## rev 12
// battleship
module battleship(
input wire clk,
input wire rst,  
input wire ARDUINO_A0,    
input wire ARDUINO_A1,    
input wire ARDUINO_A2,    
input wire ARDUINO_A3,    
output reg ARDUINO_IO0,   
output reg ARDUINO_IO1,   
output reg ARDUINO_IO2,   
output reg ARDUINO_IO6,   
output reg ARDUINO_IO7,   
output reg ARDUINO_IO8,   
output reg ARDUINO_IO9,   
output reg ARDUINO_IO10,  
output reg ARDUINO_IO11,  
output reg ARDUINO_A4,  
output reg ARDUINO_A5,  
output reg PMOD1_D0_P,  
output reg PMOD1_D0_N,  
output reg PMOD1_D1_P,  
output reg PMOD1_D1_N,  
output reg PMOD1_D2_P,  
output reg PMOD1_D2_N,  
output reg PMOD2_D0_P,  
output reg PMOD2_D0_N,  
output reg PMOD2_D1_P,  
output reg PMOD2_D2_P,  
output reg PMOD2_D2_N,  
output reg PMOD2_D3_P,  
output reg ARDUINO_IO3,   
output reg ARDUINO_IO4,   
output reg ARDUINO_IO5    
);
For scale: about 1500 cells after synthesis, roughly 190 flip-flops, roughly 32 I/O pins, about 0.010 mm2 of cells after synthesis.
Settings: LEC_CHECK=0, ABC_AREA=1, CAP_MARGIN=20, CORE_ASPECT_RATIO=1.53, CORE_MARGIN=2, CORE_UTILIZATION=72, CTS_CLUSTER_DIAMETER=385, CTS_CLUSTER_SIZE=98, PLACE_DENSITY=0.39, SLEW_MARGIN=20, TNS_END_PERCENT=5; clock period 2.42 ns.
run.sh (not shown) runs the stock make flow with config.mk's settings and CLKGATE_MAP_FILE=.
Rev 12 -> stages 100% | layout checks FAIL | negative setup slack
Edits applied to the flow inputs when going from rev 12 to rev 13:
- clearing TNS_END_PERCENT, which used to be 5
- clearing CORE_ASPECT_RATIO, which used to be 1.53
- swapping 2.42 for 2.82 in the clock period (ns, I/O delays scaled along)
--- outcome ---
Completing all stages was not enough for rev 13: its layout failed the final checks because of negative setup slack.
Going from rev 12 to rev 13, filler cell count in the final layout climbed 83, overall power moved down, total global-route track usage fell 3.6 points, cell count went down 39.

---

== run 1 ==
battleship again, from the RTL that the note above started with.
==> flow/design.v (excerpt) <==
module battleship(
input wire clk,
input wire rst,  
input wire ARDUINO_A0,    
input wire ARDUINO_A1,    
input wire ARDUINO_A2,    
input wire ARDUINO_A3,    
output reg ARDUINO_IO0,   
output reg ARDUINO_IO1,   
output reg ARDUINO_IO2,   
output reg ARDUINO_IO6,   
output reg ARDUINO_IO7,   
output reg ARDUINO_IO8,   
output reg ARDUINO_IO9,   
output reg ARDUINO_IO10,  
output reg ARDUINO_IO11,  
output reg ARDUINO_A4,  
output reg ARDUINO_A5,  
output reg PMOD1_D0_P,  
output reg PMOD1_D0_N,  
output reg PMOD1_D1_P,  
output reg PMOD1_D1_N,  
output reg PMOD1_D2_P,  
output reg PMOD1_D2_N,  
output reg PMOD2_D0_P,  
output reg PMOD2_D0_N,  
output reg PMOD2_D1_P,  
output reg PMOD2_D2_P,  
output reg PMOD2_D2_N,  
output reg PMOD2_D3_P,  
output reg ARDUINO_IO3,   
output reg ARDUINO_IO4,   
output reg ARDUINO_IO5    
);
make LEC_CHECK=0 ABC_AREA=1 CAP_MARGIN=20 CELL_PAD_IN_SITES_GLOBAL_PLACEMENT=3 CORE_ASPECT_RATIO=0.83 CORE_MARGIN=7 CORE_UTILIZATION=42 GPL_ROUTABILITY_DRIVEN=0 GPL_TIMING_DRIVEN=0 MIN_ROUTING_LAYER=met1 PLACE_DENSITY=0.4 SLEW_MARGIN=35 TNS_END_PERCENT=35 finish   # period 4.3 ns
The log for run 1 ends in global placement without I/O (3_1_place_gp_skip_io) with error GPL-0301, so the run never completed.
--- input diff run 1..run 2 ---
==> flow/config.mk <==
export PLATFORM = sky130hd
export DESIGN_NAME = battleship
export DESIGN_NICKNAME = battleship
export VERILOG_FILES = /design/flow/design.v
export SDC_FILE = /design/flow/constraint.sdc
export NUM_CORES = 4
export LEC_CHECK = 0
export CAP_MARGIN = 20
export CELL_PAD_IN_SITES_GLOBAL_PLACEMENT = 3
export CORE_MARGIN = 2
export CORE_UTILIZATION = 40
export GPL_TIMING_DRIVEN = 0
export SLEW_MARGIN = 35
==> flow/constraint.sdc <==
create_clock -name core_clock -period 5.0 [get_ports {clk}]
set_input_delay 1.0000 -clock core_clock [delete_from_list [all_inputs] [get_ports {clk}]]
set_output_delay 1.0000 -clock core_clock [all_outputs]
set_load 0.01 [all_outputs]
## What came out
Of run 2 and run 1, the run reporting the higher area reported by Yosys stat was run 1.
Compared with run 1, run 2 shows net count after synthesis lower by 344.
Run 2 completed every stage of the flow, and the final layout passed the timing, DRC and antenna checks.
[run 2 vs run 1] adder-cell share of the synthesized area: higher in run 2
[run 2] floorplan row count rose 7.7% relative to run 1
The following lists how run 3 was set up differently from run 2:
diff --git a/flow/config.mk b/flow/config.mk
--- a/flow/config.mk
+++ b/flow/config.mk
@@ -7,7 +7,9 @@
 export LEC_CHECK = 0
 export CAP_MARGIN = 20
-export CELL_PAD_IN_SITES_GLOBAL_PLACEMENT = 3
+export CELL_PAD_IN_SITES_GLOBAL_PLACEMENT = 2
 export CORE_MARGIN = 2
 export CORE_UTILIZATION = 40
-export GPL_TIMING_DRIVEN = 0
-export SLEW_MARGIN = 35
+export CTS_CLUSTER_DIAMETER = 359
+export CTS_CLUSTER_SIZE = 98
+export PLACE_DENSITY = 0.4
+export SLEW_MARGIN = 20
Findings:
- On post-CTS setup-driven buffer insertion count, run 3 and run 2 are basically level.
- Compared to run 2, run 3 has fraction of power consumed by combinational cells 0.2 points lower.
- Run 3 against run 2: total power saw a decrease; wire length per cell after detailed routing shows a reduction of about 6%; critical path arrival shows an increase of 230 ps.
- In the metrics for run 3 and run 2, the one carrying the lower final net count is run 3.
- Per the comparison of run 3 with run 2, floorplan-stage core utilization about even; non-clock buffer count went down by 44.
Changes in run 4 relative to run 3:
==> flow/config.mk <==
export PLATFORM = sky130hd
export DESIGN_NAME = battleship
export DESIGN_NICKNAME = battleship
export VERILOG_FILES = /design/flow/design.v
export SDC_FILE = /design/flow/constraint.sdc
export NUM_CORES = 4
export LEC_CHECK = 0
export CAP_MARGIN = 20
export CORE_MARGIN = 2
export CORE_UTILIZATION = 32
export SLEW_MARGIN = 20
==> flow/constraint.sdc <==
create_clock -name core_clock -period 5.26 [get_ports {clk}]
set_input_delay 1.0520 -clock core_clock [delete_from_list [all_inputs] [get_ports {clk}]]
set_output_delay 1.0520 -clock core_clock [all_outputs]
set_load 0.01 [all_outputs]
Results
When run 4 is measured against run 3, its worst path setup slack after routing turns out 400 ps higher.
Against run 3, run 4 reports a overall chip area that is higher.
Reported for run 4 and run 3, total cell area reported by yosys after synthesis turned out identical to the last digit.
Min fraction of power consumed by the clock network across run 4 and run 3: run 4
Every stage of the flow completed for run 4, and the final layout passed the timing, DRC and antenna checks.
STATUS minimum clock period after layout: run 4 wins against run 3
Worst hold margin was lower in the run labelled run 3.
Lower register-to-register slack goes to run 3 over run 4.
Lower logic share of the area among run 4 and run 3: run 4
Delta (run 4 minus run 3): HPWL after detailed placement -8.3%; design area held steady; sequential share of layout area held.
What run 5 does differently from run 4 at the input level:
diff --git a/flow/config.mk b/flow/config.mk
--- a/flow/config.mk
+++ b/flow/config.mk
@@ -8,4 +8,4 @@
 export CAP_MARGIN = 20
 export CORE_MARGIN = 2
-export CORE_UTILIZATION = 32
+export CORE_UTILIZATION = 40
 export SLEW_MARGIN = 20
==> flow/constraint.sdc <==
create_clock -name core_clock -period 5.0 [get_ports {clk}]
set_input_delay 1.0000 -clock core_clock [delete_from_list [all_inputs] [get_ports {clk}]]
set_output_delay 1.0000 -clock core_clock [all_outputs]
set_load 0.01 [all_outputs]
==> comparison <==
Run 5 ran to completion and came out clean on the timing, DRC and antenna checks.
Comparing run 5 against run 4, there is no change at all in antenna diode count.
Area overhead of the layout relative to synthesis was lower in run 5 than in run 4.
Re sequential cell count: no difference whatsoever between run 5 and run 4.
Going from run 4 to run 5, post-detailed-route wirelength per cell shows an increase of about 3.2%; overall fraction of global-route tracks in use went up 2.9 points; flip-flop and latch share of the layout cell area climbed 0.19 points.
Diff run 5..run 4 | combinational group share of total power | negligible
Cmp run 5 vs run 4: tally of clock buffers in the finished layout lower in run 5
Compared to run 4, run 5 leaves less free space in the core.
Against run 4, run 5 comes in 260 ps lower on critical path required time.

---

== job 4899 ==
Starting RTL as in the previous note.
==> flow/config.mk <==
export PLATFORM = sky130hd
export DESIGN_NAME = battleship
export DESIGN_NICKNAME = battleship
export VERILOG_FILES = /design/flow/design.v
export SDC_FILE = /design/flow/constraint.sdc
export NUM_CORES = 4
export LEC_CHECK = 0
export ABC_AREA = 1
export CAP_MARGIN = 20
export CORE_MARGIN = 2
export CORE_UTILIZATION = 72
export CTS_CLUSTER_DIAMETER = 63
export CTS_CLUSTER_SIZE = 15
export HOLD_SLACK_MARGIN = 0.29
export MAX_ROUTING_LAYER = met4
export MIN_ROUTING_LAYER = met1
export PLACE_DENSITY_LB_ADDON = 0.03
export SETUP_SLACK_MARGIN = 0.93
export SLEW_MARGIN = 20
==> flow/constraint.sdc <==
create_clock -name core_clock -period 3.11 [get_ports {clk}]
set_input_delay 0.6220 -clock core_clock [delete_from_list [all_inputs] [get_ports {clk}]]
set_output_delay 0.6220 -clock core_clock [all_outputs]
set_load 0.01 [all_outputs]
Job 4899 never completed, since it errored out during 5_1_grt.
### job 4899 -> job 1883
- clearing SETUP_SLACK_MARGIN, which used to be 0.93
- clearing HOLD_SLACK_MARGIN, which used to be 0.29
- swapping 15 for 45 in CTS_CLUSTER_SIZE
==> comparison <==
Among job 4899 and job 1883, the run that stopped before the end is job 4899, and it is the only one.
Summary of job 1883 over job 4899: post-placement cell count increased by 10 relative to the old numbers; total cell area at the placement stage lost 0.49%.
Diff job 1883..job 4899 | I/O pin count | unchanged
Re AND-OR/OR-AND share of the synthesized area: no difference whatsoever between job 1883 and job 4899.
For job 9505, these inputs were changed with respect to job 1883:
- TNS_END_PERCENT now 40, previously not set
- PLACE_DENSITY now 0.35, previously not set
- PLACE_DENSITY_LB_ADDON no longer set, was 0.03
- CTS_CLUSTER_SIZE now 93, was 45
- the clock period (ns, I/O delays scaled along) now 2.58, was 3.11
## What came out
In job 9505 the implementation completed, yet the final layout does not meet the checks, the culprit being negative setup slack.
Of job 9505 and job 1883, the lower worst slew margin relative to its limit belongs to job 9505.
From job 9505 to job 1883, chip area line of the yosys report did not move at all.
Job 1883 has higher worst setup slack than job 9505.
The met1 demand-to-capacity share in global routing reported for job 9505 is greater than that of job 1883 by 1.7 points.
[inputs] job 4795 vs job 9505
- PLACE_DENSITY: 0.35 -> unset
- SETUP_SLACK_MARGIN: unset -> 0.84
- CTS_CLUSTER_SIZE: 93 -> 45
- HOLD_SLACK_MARGIN: unset -> 0.29
- PLACE_DENSITY_LB_ADDON: unset -> 0.03
- the clock period (ns, I/O delays scaled along): 2.58 -> 3.02
## What came out
Job 4795 vs. job 9505: routed wire length on met2 picked up an extra 1.9 mm, pin count of the biggest net entering global routing higher, non-clock buffer count has decreased.
Across job 9505 and job 4795, no clean finish was achieved.
Ran to the end and failed final checks on negative setup slack: job 4795.
Status job 9505: flow complete, layout not clean - negative setup slack
reg2reg as the worst min-delay path class was reported by job 4795, and in2reg by job 9505.
Worst-case setup slack after placement on job 4795 is ahead of job 9505.
Job 9505 → job 4795: layout multi-input combinational cell count flat, sequential share of cell area decreased by 0.46 points relative to the old numbers, sequential cell power fell by 14%.
[inputs] job 5814 vs job 4795
- HOLD_SLACK_MARGIN no longer set, was 0.29
- SETUP_SLACK_MARGIN no longer set, was 0.84
- PLACE_DENSITY now 0.35, previously not set
- TNS_END_PERCENT no longer set, was 40
- PLACE_DENSITY_LB_ADDON no longer set, was 0.03
- the clock period (ns, I/O delays scaled along) now 2.58, was 3.02
Notes after the runs:
STATUS run=job 5814 STAGES=ALL_DONE FINAL_CHECKS=FAILED CAUSE=negative setup slack. Changes observed in job 5814 relative to job 4795: switching part of the total went down 0.18 points, register cell area after layout went down about 0.6%, setup slack went down 0.34 ns, share of the clock period used by the worst path after layout went up 16 points, routed wire length went down 1.3%. Diff job 4795 -> job 5814: final area held steady, internal power consumption shows an increase of 15%, maximum clock frequency climbed about 3%.

---

Setup of run A:
battleship again, from the RTL that the note above started with.
Design battleship, start of the top module:
module battleship(
input wire clk,
input wire rst,  
input wire ARDUINO_A0,    
input wire ARDUINO_A1,    
input wire ARDUINO_A2,    
input wire ARDUINO_A3,    
output reg ARDUINO_IO0,   
output reg ARDUINO_IO1,   
output reg ARDUINO_IO2,   
output reg ARDUINO_IO6,   
output reg ARDUINO_IO7,   
output reg ARDUINO_IO8,   
output reg ARDUINO_IO9,   
output reg ARDUINO_IO10,  
output reg ARDUINO_IO11,  
output reg ARDUINO_A4,  
output reg ARDUINO_A5,  
output reg PMOD1_D0_P,  
output reg PMOD1_D0_N,  
output reg PMOD1_D1_P,  
output reg PMOD1_D1_N,  
output reg PMOD1_D2_P,  
output reg PMOD1_D2_N,  
output reg PMOD2_D0_P,  
output reg PMOD2_D0_N,  
output reg PMOD2_D1_P,  
output reg PMOD2_D2_P,  
output reg PMOD2_D2_N,  
output reg PMOD2_D3_P,  
output reg ARDUINO_IO3,   
output reg ARDUINO_IO4,   
output reg ARDUINO_IO5    
);
reg makeBoards;
reg make2DArray;
reg [7:0] playerOneBoard [0:2][0:2];     
reg [1:0] a;  
reg [1:0] b;  
reg [7:0] playerOneSHIPSBoard [0:2][0:2];  
reg [1:0] c;  
reg [1:0] d;  
reg [2:0] numShipsP1;
reg [2:0] hitsP1;
reg [7:0] playerTwoBoard [0:2][0:2];  
reg [1:0] e;  
reg [1:0] f;  
reg [7:0] playerTwoSHIPSBoard [0:2][0:2];  
reg [1:0] g;  
reg [1:0] h;  
reg [2:0] numShipsP2;
reg [2:0] hitsP2;
reg [2:0] playerTurn;
integer i, j;  
reg [3:0] nineStates; 
reg [3:0] nineStates2;
reg [5:0] gameLogicState;
reg [2:0] inputRow;  
reg [2:0] inputCol;  
reg [26:0] customCounter;  
reg customClk; 
reg [26:0] oneSecondCounter;  
reg oneSecondClk; 
reg [1:0] turnOnFirstBoard;
reg [1:0] turnOnSecondBoard;
localparam [26:0] DISP_DIV = 27'd24;
localparam [26:0] GAME_DIV = 27'd1249;
wire customTick    = (customCounter == DISP_DIV) && (customClk == 1'b0);
wire oneSecondTick = (oneSecondCounter == GAME_DIV) && (oneSecondClk == 1'b0);
always@(posedge clk)
begin
if (rst)
    begin
        customClk <= 0;
        customCounter <= 0;
    end
else if (customCounter == DISP_DIV)  
    begin
        customClk <= ~customClk;  
        customCounter <= 0;  
    end
else
    begin
        customCounter <= customCounter + 1;  
    end
end
always@(posedge clk)
begin
if (rst)
    begin
        oneSecondClk <= 0;
  ...
make LEC_CHECK=0 ABC_AREA=1 CAP_MARGIN=20 CORE_MARGIN=2 CORE_UTILIZATION=72 HOLD_SLACK_MARGIN=-0.1 PLACE_DENSITY=0.91 SLEW_MARGIN=20 TNS_END_PERCENT=5 finish   # period 2.62 ns
What the final checks of run A revealed, after a flow that finished every stage, was a layout that fails on negative setup slack.
> inputs changed (run A -> run B)
Settings: removing TNS_END_PERCENT (formerly 5); changing CORE_UTILIZATION from 72 to 45; removing PLACE_DENSITY (formerly 0.91); removing HOLD_SLACK_MARGIN (formerly -0.1); changing the clock period (ns, I/O delays scaled along) from 2.62 to 1.76.
- Of run A and run B, none finishes clean.
- Between run A and run B, global placer's final weighted congestion decreased.
- Re post-synthesis share of cell area spent on xor and xnor gates: no difference whatsoever between run B and run A.
- When run B is measured against run A, its length of the first detailed-routing pass in iterations turns out 5 lower.
- Compared run B vs run A, and met2 wire length is up in run B.
- A class of the tightest hold or removal check of reg -> reg is what run A shows, while in -> reg belongs to run B.
Input-level comparison between run C and run B:
Settings: CORE_UTILIZATION: 45 -> 64; the clock period (ns, I/O delays scaled along): 1.76 -> 3.28.
--- outcome ---
- Run C completed every stage of the flow, and the final layout passed the timing, DRC and antenna checks.
- Diff run B -> run C: final non-filler cell area went down 5000 µm²; minimum hold slack went up 0.042 ns.
- Relative to run B, maximum frequency decreased by 3.3% in run C.
Input changes introduced in run D (baseline for comparison: run C):
Settings: CORE_UTILIZATION changed from 64 to 71; ABC_AREA removed (was 1); the clock period (ns, I/O delays scaled along) changed from 3.28 to 4.35.
[summary]
- Diff run C -> run D: count of clock buffers in the final design down 3, overall die area now smaller, core utilization grew by 7.2 points, synthesized-area fraction occupied by ao, oa, aoi and oai cells went up.
- Going from run C to run D, the share of the core filled by cells before placement was found to have gone up by 7.5 points.
[inputs] run E vs run D
Settings: CORE_UTILIZATION: 71 -> 72; HOLD_SLACK_MARGIN: unset -> -0.1; the clock period (ns, I/O delays scaled along): 4.35 -> 3.43.
==> comparison <==
- Run E finished all stages; layout check result: FAIL, due to negative setup slack.
- Compared to run D, run E shows a narrower setup margin.
- Sequential standard cell area essentially unchanged between run D and run E.
- The run showing the greater first-pass iteration count of the detailed router is run E.
- Relative to run D, routed length on met2 increased by 4.7% in run E.
- The die used by run E is smaller than the one used by run D.
- Comparing the two runs side by side, run E comes out ahead of run D on headroom to the max-slew limit.
- Core occupancy in the finished layout (higher): run E
- Delta (run E minus run D): wire length on met3 lower, wire length of the first global-routing pass lower.
- Diff run D -> run E: cell area increased by 3.4% relative to the old numbers; clock share of power went up.
Power figures rest on the tool's default switching activity, not on a simulated workload.
